job 7661:
Design top, start of the top module:
module top (
  input  logic        clk,
  input  logic        rst_n,
  input  logic [15:0] setpoint,
  input  logic [15:0] feedback,
  input  logic [15:0] Kp,
  input  logic [15:0] Ki,
  input  logic [15:0] Kd,
  input  logic [15:0] clk_prescaler,
  output logic [15:0] control_signal
);
clock: 6.75 ns
lec_check: 0
cap_margin: 20
core_margin: 2
core_utilization: 72
cts_cluster_diameter: 28
cts_cluster_size: 81
hold_slack_margin: -0.09
place_density_lb_addon: 0.11
setup_slack_margin: 1.93
slew_margin: 20
tns_end_percent: 5
run.sh (not shown) runs the stock make flow with config.mk's settings and CLKGATE_MAP_FILE=.
The flow completed for job 7661, but it is not clean: the layout still shows negative setup slack.
--- input diff job 7661..job 9655 ---
Settings: CORE_UTILIZATION changed from 72 to 40; HOLD_SLACK_MARGIN removed (was -0.09); PLACE_DENSITY_LB_ADDON removed (was 0.11); CTS_CLUSTER_SIZE removed (was 81); TNS_END_PERCENT removed (was 5); SETUP_SLACK_MARGIN removed (was 1.93); CTS_CLUSTER_DIAMETER removed (was 28); the clock period (ns, I/O delays scaled along) changed from 6.75 to 12.2.
--- outcome ---
Job 9655 went all the way through the flow, and no timing, DRC or antenna check failed.
Against job 7661, job 9655 comes in 7.0% higher on met1 routed wirelength after detailed routing.
In the flow results for job 9655 and job 7661, the post-CTS setup-driven buffer insertion count is larger on job 9655.
Job 7661 → job 9655: routed wire length went down.
What job 962 does differently from job 9655 at the input level:
Settings: CORE_UTILIZATION now 65, was 40; TNS_END_PERCENT now 5, previously not set; the clock period (ns, I/O delays scaled along) now 9.91, was 12.2.
==> comparison <==
- Status job 962: flow complete, layout not clean - negative setup slack
- Comparing total antenna diodes in the routed design for job 9655 and job 962, the bigger number came from job 9655.
- From job 9655 to job 962 the numbers moved as follows: number of buffers outside the clock class in the layout moved up; length of routed met2 wiring moved up; post-detailed-route via-to-cell ratio moved up.
- Compound-cell area share of the yosys netlist of job 962 is on par with job 9655.
Setup changes, job 962 to job 8752
Settings: PLACE_DENSITY_LB_ADDON: unset -> 0.03; SETUP_SLACK_MARGIN: unset -> 2.3; CORE_UTILIZATION: 65 -> 72; the clock period (ns, I/O delays scaled along): 9.91 -> 7.74.
Results
- In job 8752 the implementation ran to completion but is not tape-out ready, as the final checks report negative setup slack.
- Diff job 8752..job 962 | clock-cell share of area | negligible
- Global-route met2 utilization: job 8752 higher than job 962
- Job 8752: worst hold slack higher than job 962
- Compared with job 962, job 8752 shows a lower setup TNS.
- From job 962 to job 8752 the numbers moved as follows: maximum number of pins on one net before global-route repair increased 10, adder-cell share of the synthesized area now sits at about the same level.
### job 8752 -> job 9526
Settings: TNS_END_PERCENT no longer set, was 5; CORE_UTILIZATION now 13, was 72; SETUP_SLACK_MARGIN no longer set, was 2.3; PLACE_DENSITY_LB_ADDON no longer set, was 0.03; the clock period (ns, I/O delays scaled along) now 13.6, was 7.74.
Results
Among job 8752 and job 9526, a clean, completed layout was produced by job 9526 alone. STATUS run=job 8752 STAGES=ALL_DONE FINAL_CHECKS=FAILED CAUSE=negative setup slack. From job 8752 to job 9526 the numbers moved as follows: average routed wire per standard cell lost 36%, number of nets in the layout lower, final HPWL from detailed placement moved up, number of vias per cell -about 43%. Taking job 8752 as the reference point, the total global routing track utilization of job 9526 falls by 31 points. From job 8752 to job 9526 the numbers moved as follows: post-route cell area lost 98 um^2.

---

Setup of v21:
top again, from the RTL that the note above started with.
==> flow/config.mk <==
export PLATFORM = sky130hd
export DESIGN_NAME = top
export DESIGN_NICKNAME = top
export VERILOG_FILES = /design/flow/design.v
export SDC_FILE = /design/flow/constraint.sdc
export NUM_CORES = 4
export LEC_CHECK = 0
export ABC_AREA = 1
export CAP_MARGIN = 20
export CORE_ASPECT_RATIO = 1.57
export CORE_MARGIN = 6
export CORE_UTILIZATION = 40
export GPL_ROUTABILITY_DRIVEN = 0
export PLACE_DENSITY_LB_ADDON = 0.15
export SLEW_MARGIN = 20
export TNS_END_PERCENT = 80
==> flow/constraint.sdc <==
create_clock -name core_clock -period 12.5 [get_ports {clk}]
set_input_delay 2.5000 -clock core_clock [delete_from_list [all_inputs] [get_ports {clk}]]
set_output_delay 2.5000 -clock core_clock [all_outputs]
set_load 0.01 [all_outputs]
v21 was carried through to the last stage, and its layout satisfied the timing, DRC and antenna checks.
Here is what was changed in the inputs of v3 compared with v21.
Settings: TNS_END_PERCENT: 80 -> 45; GPL_ROUTABILITY_DRIVEN: 0 -> unset; CELL_PAD_IN_SITES_GLOBAL_PLACEMENT: unset -> 2; CTS_CLUSTER_SIZE: unset -> 100; PLACE_DENSITY: unset -> 0.85; PLACE_DENSITY_LB_ADDON: 0.15 -> unset; SETUP_SLACK_MARGIN: unset -> -0.51; CORE_MARGIN: 6 -> 2; CORE_ASPECT_RATIO: 1.57 -> unset; CTS_CLUSTER_DIAMETER: unset -> 340.
--- outcome ---
Portion of the layout cell area used by non-clock buffers ends up higher on v21. Changes observed in v3 relative to v21: critical-path maximum fanout decreased by 2 relative to the old numbers; setup slack at placement now smaller; fill cell instance count of the final layout down 50. v3 vs. v21: count of cell instances traversed by the critical path saw a decrease, layout clock buffer count went up 1. Summary of the comparison: final critical-path share of the clock period is higher in v3, relative to v21.
[inputs] v25 vs v3
Settings: SLEW_MARGIN: 20 -> 30; CORE_ASPECT_RATIO: unset -> 0.5; SETUP_SLACK_MARGIN: -0.51 -> unset; TNS_END_PERCENT: 45 -> 10; PLACE_DENSITY: 0.85 -> 0.78; GPL_ROUTABILITY_DRIVEN: unset -> 0; CELL_PAD_IN_SITES_GLOBAL_PLACEMENT: 2 -> 1; CTS_CLUSTER_DIAMETER: 340 -> 329.
--- outcome ---
- Non-clock inverter count in the final layout came out exactly the same in v3 and v25.
- Compared with v3, routed wire length on met2 in v25 decreased by more than 10%.
- Global-route wire length before repair down 3.6% in v25 wrt v3
- For summed area of non-filler cells in the final layout, v25 and v3 come out practically identical.
- Higher met2 demand-to-capacity share in global routing was reported by v3, not v25.
- v25 vs v3, final worst slack went down by 0.061 ns.
- On worst clock skew, the higher figure sits with v3, not v25.
- v25 completed every stage of the flow, and the final layout passed the timing, DRC and antenna checks.
- As far as worst hold slack is concerned, v3 and v25 perform about the same.
Setup changes, v25 to v9
Settings: GPL_ROUTABILITY_DRIVEN: 0 -> unset; SLEW_MARGIN: 30 -> 20.
Findings:
v9: PASS, flow complete, no timing, DRC or antenna violations
The non-clock buffer count number comes out lower for v9 vs v25.
The number of global-route vias before repair of v9 and that of v25 are within noise of each other.
The upper clock frequency limit of v25 and that of v9 are within noise of each other.

---

Starting RTL as in the previous note.
==> flow/design.v (excerpt) <==
module top (
  input  logic        clk,
  input  logic        rst_n,
  input  logic [15:0] setpoint,
  input  logic [15:0] feedback,
  input  logic [15:0] Kp,
  input  logic [15:0] Ki,
  input  logic [15:0] Kd,
  input  logic [15:0] clk_prescaler,
  output logic [15:0] control_signal
);
==> flow/config.mk <==
export PLATFORM = sky130hd
export DESIGN_NAME = top
export DESIGN_NICKNAME = top
export VERILOG_FILES = /design/flow/design.v
export SDC_FILE = /design/flow/constraint.sdc
export NUM_CORES = 4
export LEC_CHECK = 0
export ABC_AREA = 0
export CAP_MARGIN = 35
export CELL_PAD_IN_SITES_DETAIL_PLACEMENT = 0
export CELL_PAD_IN_SITES_GLOBAL_PLACEMENT = 2
export CORE_MARGIN = 8
export CORE_UTILIZATION = 53
export CTS_CLUSTER_DIAMETER = 230
export CTS_CLUSTER_SIZE = 52
export GPL_ROUTABILITY_DRIVEN = 1
export GPL_TIMING_DRIVEN = 0
export HOLD_SLACK_MARGIN = 0.11
export MIN_ROUTING_LAYER = met1
export PLACE_DENSITY = 0.71
export SETUP_SLACK_MARGIN = 3.22
export SLEW_MARGIN = 30
==> flow/constraint.sdc <==
create_clock -name core_clock -period 16.2 [get_ports {clk}]
set_input_delay 3.2400 -clock core_clock [delete_from_list [all_inputs] [get_ports {clk}]]
set_output_delay 3.2400 -clock core_clock [all_outputs]
set_load 0.01 [all_outputs]
Next try:
ABC_AREA = 1   (was 0)
CELL_PAD_IN_SITES_DETAIL_PLACEMENT = 2   (was 0)
GPL_TIMING_DRIVEN = default   (was 0)
MIN_ROUTING_LAYER = met2   (was met1)
What happened:
- The new run did not get past global placement
- area after synthesis went up by a few percent
- synthesized cell count went up by a quarter to a third
- die size went up by a few percent
Next try:
CAP_MARGIN = 20   (was 35)
CELL_PAD_IN_SITES_DETAIL_PLACEMENT = default   (was 2)
CORE_MARGIN = 2   (was 8)
CORE_UTILIZATION = 40   (was 53)
CTS_CLUSTER_DIAMETER = 340   (was 230)
CTS_CLUSTER_SIZE = 47   (was 52)
GPL_ROUTABILITY_DRIVEN = default   (was 1)
HOLD_SLACK_MARGIN = default   (was 0.11)
MIN_ROUTING_LAYER = default   (was met2)
PLACE_DENSITY = default   (was 0.71)
SETUP_SLACK_MARGIN = -0.51   (was 3.22)
SLEW_MARGIN = 20   (was 30)
clock period = 12.5 ns   (was 16.2 ns; I/O delays follow)
Outcome: With this change the flow produced a clean layout; area after synthesis does not change; die size rises by 16%; synthesized cell count does not change.

---

Setup of run 1:
The RTL this note starts from:
==> flow/design.v <==
`timescale 1ns / 1ps
module pid_controller(
    input  logic        clk,
    input  logic        rst_n,
    input  logic [15:0] setpoint,
    input  logic [15:0] feedback,
    input  logic [15:0] Kp,
    input  logic [15:0] Ki,
    input  logic [15:0] Kd,
    input  logic [15:0] clk_prescaler,
    output logic [15:0] control_signal
);
    logic signed [16:0]  error_s;         
    logic signed [16:0]  prev_error_s;
    logic signed [31:0]  integral_s;      
    logic signed [31:0]  derivative_s;
    logic [15:0] clk_divider;
    logic        sampling_flag;
    logic signed [31:0] kp_mul, ki_mul;
    logic signed [31:0] kd_mul;
    logic signed [31:0] control_calc;
    always_ff @(posedge clk or negedge rst_n) begin
        if (!rst_n) begin
            clk_divider    <= 16'h0000;
            sampling_flag  <= 1'b0;
        end else if (clk_divider == clk_prescaler) begin
            clk_divider    <= 16'h0000;
            sampling_flag  <= 1'b1;
        end else begin
            clk_divider    <= clk_divider + 16'd1;
            sampling_flag  <= 1'b0;
        end
    end
    always_comb begin
        error_s = $signed({1'b0, setpoint}) - $signed({1'b0, feedback});
        kp_mul = $signed({1'b0, Kp}) * error_s;
        ki_mul = $signed({1'b0, Ki}) * error_s;
        kd_mul = $signed({1'b0, Kd}) * (error_s - prev_error_s);
        control_calc = kp_mul + integral_s + kd_mul;
    end
    always_ff @(posedge clk or negedge rst_n) begin
        if (!rst_n) begin
            prev_error_s   <= '0;
            integral_s     <= '0;
            derivative_s   <= '0;
            control_signal <= 16'h0000;
        end else if (sampling_flag) begin
            integral_s   <= integral_s + ki_mul;
            derivative_s <= kd_mul;
            control_signal <= control_calc[15:0];
            prev_error_s <= error_s;
        end
    end
endmodule
`timescale 1ns/1ps
module top (
  input  logic        clk,
  input  logic        rst_n,
  input  logic [15:0] setpoint,
  input  logic [15:0] feedback,
  input  logic [15:0] Kp,
  input  logic [15:0] Ki,
  input  logic [15:0] Kd,
  input  logic [15:0] clk_prescaler,
  output logic [15:0] control_signal
);
  pid_controller u_dut (
    .clk(clk),
    .rst_n(rst_n),
    .setpoint(setpoint),
    .feedback(feedback),
    .Kp(Kp),
    .Ki(Ki),
    .Kd(Kd),
    .clk_prescaler(clk_prescaler),
    .control_signal(control_signal)
  );
endmodule
==> flow/config.mk <==
export PLATFORM = sky130hd
export DESIGN_NAME = top
export DESIGN_NICKNAME = top
export VERILOG_FILES = /design/flow/design.v
export SDC_FILE = /design/flow/constraint.sdc
export NUM_CORES = 4
export LEC_CHECK = 0
export ABC_AREA = 1
export CAP_MARGIN = 40
export CORE_ASPECT_RATIO = 1.57
export CORE_MARGIN = 10
export CORE_UTILIZATION = 40
export CTS_CLUSTER_DIAMETER = 177
export CTS_CLUSTER_SIZE = 26
export GPL_ROUTABILITY_DRIVEN = 0
export GPL_TIMING_DRIVEN = 0
export MAX_ROUTING_LAYER = met4
export MIN_ROUTING_LAYER = met2
export PLACE_DENSITY_LB_ADDON = 0.15
export SLEW_MARGIN = 0
export TNS_END_PERCENT = 45
==> flow/constraint.sdc <==
create_clock -name core_clock -period 10.9 [get_ports {clk}]
set_input_delay 2.1800 -clock core_clock [delete_from_list [all_inputs] [get_ports {clk}]]
set_output_delay 2.1800 -clock core_clock [all_outputs]
set_load 0.01 [all_outputs]
Changes in run 2 relative to run 1:
- swapping 1.57 for 1.74 in CORE_ASPECT_RATIO
- clearing TNS_END_PERCENT, which used to be 45
- clearing MIN_ROUTING_LAYER, which used to be met2
- swapping 40 for 10 in CAP_MARGIN
- clearing ABC_AREA, which used to be 1
- clearing PLACE_DENSITY_LB_ADDON, which used to be 0.15
- swapping 0 for 20 in SLEW_MARGIN
- clearing CTS_CLUSTER_DIAMETER, which used to be 177
- swapping 26 for 82 in CTS_CLUSTER_SIZE
- putting HOLD_SLACK_MARGIN at 0.15 where nothing was set
- putting CELL_PAD_IN_SITES_DETAIL_PLACEMENT at 2 where nothing was set
- swapping 10.9 for 13.6 in the clock period (ns, I/O delays scaled along)
### Flow results
Run 2 ran in full, but the layout does not pass; the checks complain about max-capacitance violations, max-slew violations, negative setup slack.
Run 2 vs. run 1: number of top-level design ports has remained practically unchanged.
What run 1 reported for met2 layer wire length in the routed design has to be multiplied by 1.5 to get the figure for run 2.
[compare] base=run 1 new=run 2: required time of the critical path went up.
Input changes introduced in run 3 (baseline for comparison: run 2):
- HOLD_SLACK_MARGIN no longer set, was 0.15
- ABC_AREA now 1, previously not set
- CORE_MARGIN now 7, was 10
- CORE_ASPECT_RATIO now 0.73, was 1.74
- MIN_ROUTING_LAYER now met2, previously not set
## What came out
- Run 2 and run 3: no clean run
- What ended run 3 was a tool error in global routing; the run never finished.
- [run 3] total placed instance area rose 5.4% relative to run 2
- Run 3 vs run 2 — gate count after technology mapping rose 30%.
- Run 3 vs run 2: chip area in the Yosys report up in run 3
- Run 3 against run 2; area after synthesis is up by a few percent.
- Min die area across run 2 and run 3: run 3
Edits applied to the flow inputs when going from run 3 to run 4:
- clearing CELL_PAD_IN_SITES_DETAIL_PLACEMENT, which used to be 2
- clearing CORE_ASPECT_RATIO, which used to be 0.73
- swapping 10 for 20 in CAP_MARGIN
- clearing CTS_CLUSTER_SIZE, which used to be 82
- clearing MIN_ROUTING_LAYER, which used to be met2
- clearing GPL_ROUTABILITY_DRIVEN, which used to be 0
- clearing GPL_TIMING_DRIVEN, which used to be 0
- clearing ABC_AREA, which used to be 1
- clearing MAX_ROUTING_LAYER, which used to be met4
- swapping 7 for 2 in CORE_MARGIN
- swapping 13.6 for 12.5 in the clock period (ns, I/O delays scaled along)
==> comparison <==
- Run 4 was carried through to the last stage, and its layout satisfied the timing, DRC and antenna checks.
- Taking run 4 over run 3, the synthesized area ratio works out to 0.943.
- Any difference in floorplan utilization between run 4 and run 3 is small enough to ignore.
- The area of the die of run 4 falls short of that of run 3 by about 14%.
- Run 4 — synthesized cell count 559 lower, run 3 as reference
- Yosys synthesis chip area: run 4 < run 3
- Net count entering floorplan shrinks by more than 10% when moving from run 3 to run 4.
- For the simple-gate share of the synthesized area, run 4 came in 6.8 points lower than run 3 did.
- Number of storage elements in the synthesis netlist: run 4 vs run 3 — no meaningful difference
- Summary of the comparison: number of buffers added on ports is higher in run 4, relative to run 3.
- Per the comparison of run 4 with run 3, cell row count increased by 9 relative to the old numbers, number of unique standard cell types used by synthesis increased by 5 relative to the old numbers.
> inputs changed (run 4 -> run 5)
- TNS_END_PERCENT newly set to 10
- CTS_CLUSTER_DIAMETER newly set to 329
- CTS_CLUSTER_SIZE newly set to 100
- CORE_ASPECT_RATIO newly set to 0.5
- CELL_PAD_IN_SITES_GLOBAL_PLACEMENT newly set to 1
- ABC_AREA newly set to 1
- PLACE_DENSITY newly set to 0.78
- SETUP_SLACK_MARGIN newly set to -1.24
- SLEW_MARGIN changed from 20 to 0
### Flow results
Compared with run 4, run 5 shows a depth of the critical timing path with buffers and inverters included that is 13% higher. Re setup slack: run 4 and run 5 aren't equal, and the higher value belongs to run 5. Per the comparison of run 5 with run 4, data required time of the worst path held; global-route wire length before repair increased by 17% relative to the old numbers.
